==> 05-25 <==
## fpm
module fpm(
    input [32:1] a,
    input [32:1] b,
    input clk,
    input rst,
    input in_valid,
    output  [32:1] c,
    output out_valid
    );
Settings: LEC_CHECK=0, ABC_AREA=1, CAP_MARGIN=20, CELL_PAD_IN_SITES_DETAIL_PLACEMENT=0, CORE_ASPECT_RATIO=1.04, CORE_MARGIN=2, CORE_UTILIZATION=23, HOLD_SLACK_MARGIN=0.19, MIN_ROUTING_LAYER=met2, PLACE_DENSITY_LB_ADDON=0.0, SETUP_SLACK_MARGIN=-0.16, SLEW_MARGIN=30, TNS_END_PERCENT=30; clock period 6.53 ns.
run.sh (not shown) runs the stock make flow with config.mk's settings and CLKGATE_MAP_FILE=.
==> 12-27: changes against 05-25 <==
Settings changed: ABC_AREA 1 to not set, CAP_MARGIN 20 to 0, CELL_PAD_IN_SITES_DETAIL_PLACEMENT 0 to not set, CORE_ASPECT_RATIO 1.04 to not set, CORE_UTILIZATION 23 to 72, CTS_CLUSTER_DIAMETER set to 391, CTS_CLUSTER_SIZE set to 14, HOLD_SLACK_MARGIN 0.19 to not set, MIN_ROUTING_LAYER met2 to not set, PLACE_DENSITY_LB_ADDON 0.0 to not set, SETUP_SLACK_MARGIN -0.16 to -0.3, SLEW_MARGIN 30 to 20, TNS_END_PERCENT 30 to not set.
==> flow/constraint.sdc (replaced) <==
create_clock -name core_clock -period 2.89 [get_ports {clk}]
set_input_delay 0.5780 -clock core_clock [delete_from_list [all_inputs] [get_ports {clk}]]
set_output_delay 0.5780 -clock core_clock [all_outputs]
set_load 0.01 [all_outputs]
==> 04-08: changes against 05-25 <==
Settings changed: CELL_PAD_IN_SITES_DETAIL_PLACEMENT 0 to not set, CORE_ASPECT_RATIO 1.04 to not set, CORE_UTILIZATION 23 to 70, HOLD_SLACK_MARGIN 0.19 to not set, MIN_ROUTING_LAYER met2 to not set, PLACE_DENSITY_LB_ADDON 0.0 to not set, SETUP_SLACK_MARGIN -0.16 to not set, SLEW_MARGIN 30 to 20, TNS_END_PERCENT 30 to not set.
==> flow/constraint.sdc (replaced) <==
create_clock -name core_clock -period 2.36 [get_ports {clk}]
set_input_delay 0.4720 -clock core_clock [delete_from_list [all_inputs] [get_ports {clk}]]
set_output_delay 0.4720 -clock core_clock [all_outputs]
set_load 0.01 [all_outputs]
==> comparison <==
- 05-25 ran to the end with no violations. 04-08 completed and failed the layout checks on antenna violations, negative setup slack. 12-27 completed and failed the layout checks on negative setup slack.
- Synthesized cell count is the same in 04-08 and 05-25.
- Of 05-25 and 12-27, 12-27 has the higher utilization (gap 52 points).
- Between 05-25 and 04-08, the lower count of clock-buffer cells in the layout is in 04-08 (gap 264).
- Setup slack, highest first: 05-25, 12-27, 04-08.
- Against 12-27, the clock power of 04-08 is larger by about 60%.
- Final area: 05-25 > 04-08 > 12-27.
- Routed wire length: 12-27 is lower than 05-25 (37%).
- Against 05-25, the non-clock buffer count of 12-27 is higher by 123.
==> figures <==
| metric | 05-25 | 04-08 | 12-27 |
|---|---|---|---|
| Post-layout period usage of the worst path | 86.71% | 149.2% | 124.5% |
| Clock buffer instance count of the final layout | 953 | 689 | 407 |
| Total of endpoints with negative setup slack in the final report | 0 | 31 | 31 |
| Number of combinational gates with multiple inputs | 7,714 | 7,714 | 7,487 |
| Post-placement worst setup slack | 1.879 ns | -0.5473 ns | -0.5066 ns |
| ANT nets after route | 0 | 1 | 0 |
| Internal power | 0.05067 W | 0.1309 W | 0.09458 W |
| Crit-path max cell delay | 0.50 ns | 0.37 ns | 0.50 ns |
| Buffers, non-clock | 228 | 697 | 351 |
| Run status | finished clean | failed layout checks | failed layout checks |
| Reasons for failing layout checks | - | antenna violations, negative setup slack | negative setup slack |
| Switching part of the total | 22.65% | 20.13% | 20.05% |
| Clock power share | 51.1% | 45.9% | 39.3% |
| TritonRoute pass-1 iters | 7 | 7 | 5 |
| Met2 routed WL | 231.0 mm | 144.3 mm | 133.1 mm |
| Number of cells in Yosys stat | 17.33k | 17.33k | 13.21k |
| Chip width | 820.6 um | 481.3 um | 468.0 um |
| Hold Path Origin | m1.m5.comb1[47]$_SDFF_PN0_ | a[5] | b[32] |

---

==> zinc: inputs <==
Starting RTL as in the previous note.
clock: 2.69 ns
lec_check: 0
abc_area: 0
cap_margin: 20
core_margin: 2
core_utilization: 72
cts_cluster_diameter: 105
place_density: 0.42
setup_slack_margin: 0.76
slew_margin: 20
==> inputs of fjord, as changes to zinc <==
==> flow/config.mk (replaced) <==
export PLATFORM = sky130hd
export DESIGN_NAME = fpm
export DESIGN_NICKNAME = fpm
export VERILOG_FILES = /design/flow/design.v
export SDC_FILE = /design/flow/constraint.sdc
export NUM_CORES = 4
export LEC_CHECK = 0
export CAP_MARGIN = 0
export CORE_MARGIN = 2
export CORE_UTILIZATION = 72
export CTS_CLUSTER_DIAMETER = 391
export CTS_CLUSTER_SIZE = 14
export HOLD_SLACK_MARGIN = 0.3
export SETUP_SLACK_MARGIN = -0.3
export SLEW_MARGIN = 20
==> flow/constraint.sdc (replaced) <==
create_clock -name core_clock -period 2.89 [get_ports {clk}]
set_input_delay 0.5780 -clock core_clock [delete_from_list [all_inputs] [get_ports {clk}]]
set_output_delay 0.5780 -clock core_clock [all_outputs]
set_load 0.01 [all_outputs]
==> reports/results.tsv <==
stage	metric	value	unit
outcome	status	finished with violations	
outcome	check.faults	setup timing	
sta	layout_setup_ws	-708	ps
sta	hold_ws	376	ps
drt	wirelength	282000	um
sta	finalSetupViolCount	31	
power	p_leak	74.8	nW
finish	seq_area	99300	sq um
global_routing	antenna_found_initial	23	
power	pwr-share-seq	58.7	%
power	peakVddDrop	0.627	mV
drt	route.met2.wl	134000	um
worst_hold_path	whs_endpoint	m1.a_16.ppc_0.c7.comb1[72]	
place	detailed_place.area	159000	sq um
critical_path	reg2reg_slack	200	ps
sta	fmax	0.278	GHz
[end of results for fjord]
==> reports/results.tsv <==
stage	metric	value	unit
outcome	status	finished with violations	
outcome	check.faults	setup timing	
power	pwr-share-seq	52.5	%
drt	wirelength	302000	um
power	peakVddDrop	0.725	mV
power	p_leak	78.8	nW
cts	cts.sinks	4959	
sta	layout_setup_ws	-1130	ps
sta	finalSetupViolCount	31	
drt	m1WireLength	133000	um
place	detailed_place.area	160000	sq um
finish	seq_area	99300	sq um
global_routing	antenna_found_initial	22	
sta	hold_ws	125	ps
[end of results for zinc]

---

==> try-garnet <==
fpm again, from the RTL that the note above started with.
export LEC_CHECK = 0
export CAP_MARGIN = 40
export CORE_MARGIN = 2
export CORE_UTILIZATION = 72
export CTS_CLUSTER_DIAMETER = 391
export CTS_CLUSTER_SIZE = 14
export PLACE_DENSITY_LB_ADDON = 0.05
export SETUP_SLACK_MARGIN = -0.3
export SLEW_MARGIN = 20
create_clock -name core_clock -period 2.89 [get_ports {clk}]
==> try-juniper (differences from try-garnet) <==
==> flow/config.mk (replaced) <==
export PLATFORM = sky130hd
export DESIGN_NAME = fpm
export DESIGN_NICKNAME = fpm
export VERILOG_FILES = /design/flow/design.v
export SDC_FILE = /design/flow/constraint.sdc
export NUM_CORES = 4
export LEC_CHECK = 0
export CAP_MARGIN = 20
export CORE_MARGIN = 2
export CORE_UTILIZATION = 72
export CTS_CLUSTER_DIAMETER = 397
export SLEW_MARGIN = 20
==> flow/constraint.sdc (replaced) <==
create_clock -name core_clock -period 3.07 [get_ports {clk}]
set_input_delay 0.6140 -clock core_clock [delete_from_list [all_inputs] [get_ports {clk}]]
set_output_delay 0.6140 -clock core_clock [all_outputs]
set_load 0.01 [all_outputs]
==> flow_metrics.tcl <==
# place-and-route summary
set metrics [dict create \
    clock_skew_ps 53.1 \
    worst_slack_ps -759 \
    seq_share_pct 58.7 \
    dp_cells 15600 \
    violatedChecks "negative setup slack" \
    max-vdd-ir-drop_uv 822 \
    status "finished with violations" \
    clkPwrFrac_pct 39.4 \
    p_comb_share_pct 1.9 \
    clk_latency_ps 960 \
    power_mw 118 \
    setup.worst_path.start "m1.a_16.ppc_0.c7.comb1[40]" \
    crit_buf_inv 6 \
    instances_no_fill 16100 \
    slowest_delay_ps 460 \
    wl_met2_um 129000 \
    setup_viol 31 \
    worstPathRequired_ps 2310 \
    comb_area_um2 52900 \
    postCtsSetupRepairBufs 9 \
    clock_tree_area_fraction_pct 6.13 \
    whs_ps 206 \
]
the above is filed under try-garnet

==> flow_metrics.tcl <==
# place-and-route summary
set metrics [dict create \
    status "finished with violations" \
    violatedChecks "negative setup slack" \
    worstPathRequired_ps 2460 \
    instances_no_fill 16400 \
    crit_buf_inv 3 \
    max-vdd-ir-drop_uv 633 \
    wl_met2_um 136000 \
    setup_viol 31 \
    p_comb_share_pct 1.8 \
    comb_area_um2 53000 \
    clk_latency_ps 1000 \
    clkPwrFrac_pct 45.7 \
    clock_skew_ps 56.8 \
    slowest_delay_ps 560 \
    worst_slack_ps -741 \
    setup.worst_path.start "m1.a_16.ppc_0.c7.comb1[21]" \
    postCtsSetupRepairBufs 5 \
]
the above is filed under try-juniper


---

==> wip/umber: inputs <==
Starting RTL as in the previous note.
==> flow/design.v (excerpt) <==
module fpm(
    input [32:1] a,
    input [32:1] b,
    input clk,
    input rst,
    input in_valid,
    output  [32:1] c,
    output out_valid
    );
wire [33:1] w_MAN_a,w_MAN_a2;         
wire [33:1] w_MAN_b,w_MAN_b2;         
wire [8:1] exp_a,exp_b,exp_a2,exp_b2;        
wire [32:1] a1,b1,a2,b2,a3,b3;      
wire sign_a,sign_b,sign_a2,sign_b2;          
reg sign_c;
wire sign_c3;                                
reg [9:1] r_EXP_c;
wire [9:1] w_EXP_c3;                         
wire [9:1] w_EXP_cs;
wire [9:1] w_EXP_cs2;
wire [65:1] w_MAN_c;                         
wire [65:1] w_MAN_cs;
assign w_MAN_a[33]=1'b0;
assign w_MAN_b[33]=1'b0;
reg [19:1] r_VALID;
always@(posedge clk)
    if (!rst)
        r_VALID <= 0;
    else
        r_VALID <= {r_VALID[18:1],in_valid};
assign out_valid=r_VALID[19];
dff_lvl_p1 p1(a,b,rst,clk,a1,b1);
getval m0(a1,b1,w_MAN_a[32:1],w_MAN_b[32:1],exp_a,exp_b,sign_a,sign_b);           
dff_lvl_p2 p2(a1,b1,w_MAN_a,w_MAN_b,exp_a,exp_b,sign_a,sign_b,rst,clk,a2,b2,w_MAN_a2,w_MAN_b2,exp_a2,exp_b2,sign_a2,sign_b2);
always@(*)
begin
    sign_c=sign_a2^sign_b2;
    r_EXP_c=exp_a2+exp_b2-127;
end
wallace m1(w_MAN_c,w_MAN_a2,w_MAN_b2,a2,b2,r_EXP_c,sign_c,clk,rst ,a3,b3,w_EXP_c3,sign_c3 );                                              
    mux22 m2(w_MAN_c[48],w_EXP_c3,w_EXP_cs);             
    mux21 m3(w_EXP_cs,a3,b3,w_EXP_cs2);                  
    mux23 m4(w_MAN_c,a3,b3,w_MAN_cs);                    
    mux24 m5(w_MAN_c[48],w_MAN_cs,w_EXP_cs2,a3,b3,c[31:1]);    
assign c[32]=sign_c3;
endmodule
make LEC_CHECK=0 CAP_MARGIN=20 CORE_ASPECT_RATIO=0.72 CORE_MARGIN=2 CORE_UTILIZATION=27 CTS_CLUSTER_DIAMETER=106 GPL_ROUTABILITY_DRIVEN=0 PLACE_DENSITY=0.77 SETUP_SLACK_MARGIN=0.52 SLEW_MARGIN=20 finish   # period 6.43 ns
==> wip/quartz (differences from wip/umber) <==
Settings changed: CORE_ASPECT_RATIO 0.72 to not set, CORE_UTILIZATION 27 to 61, CTS_CLUSTER_DIAMETER 106 to 209, GPL_ROUTABILITY_DRIVEN 0 to not set, PLACE_DENSITY 0.77 to not set, SETUP_SLACK_MARGIN 0.52 to 0.9.
==> flow/constraint.sdc (replaced) <==
create_clock -name core_clock -period 3.31 [get_ports {clk}]
set_input_delay 0.6620 -clock core_clock [delete_from_list [all_inputs] [get_ports {clk}]]
set_output_delay 0.6620 -clock core_clock [all_outputs]
set_load 0.01 [all_outputs]
==> qor summary <==
End point of the most critical hold path: wip/quartz m1.a_16.ppc_0.c2.q[106]; wip/umber m1.a_16.ppc_0.c1.comb1[21]
Number of resized instances in the post-cts repair step: wip/quartz 136; wip/umber 0
Proportion of cell area occupied by multi-input gates: wip/quartz 0.303; wip/umber 0.296
Vias/cell: wip/quartz 4.94; wip/umber 3.96
Top routing layer in use: wip/quartz met4; wip/umber met5
Sequential fraction of design power: wip/quartz 0.525; wip/umber 0.529
Floorplan row count: wip/quartz 185; wip/umber 236
Status: wip/quartz complete, but fails checks; wip/umber complete, no violations
Violated checks: wip/quartz negative setup slack; wip/umber -
Non-filler cells, final: wip/quartz 16979; wip/umber 21096
Met2 WL: wip/quartz 130000 µm; wip/umber 129000 µm
Buffers excl. clock: wip/quartz 236; wip/umber 165
Post-place instance area: wip/quartz 159000 µm²; wip/umber 164000 µm²
Hold Crit Class: wip/quartz input port to flip-flop; wip/umber flip-flop to flip-flop
Fraction of the core area occupied by cells at floorplan: wip/quartz 0.611; wip/umber 0.271
Maximum fanout encountered on the critical timing path: wip/quartz 5; wip/umber 24
Setup crit start: wip/quartz m1.a_16.ppc_0.c7.comb1[2]; wip/umber m1.a_16.ppc_0.c1.q[374]
Leakage dissipation: wip/quartz 0.0767 µW; wip/umber 0.0758 µW
Worst reg2reg setup slack: wip/quartz 1.00 ns; wip/umber 2.85 ns
No activity file was given, so power comes from the tool's default toggle rates.
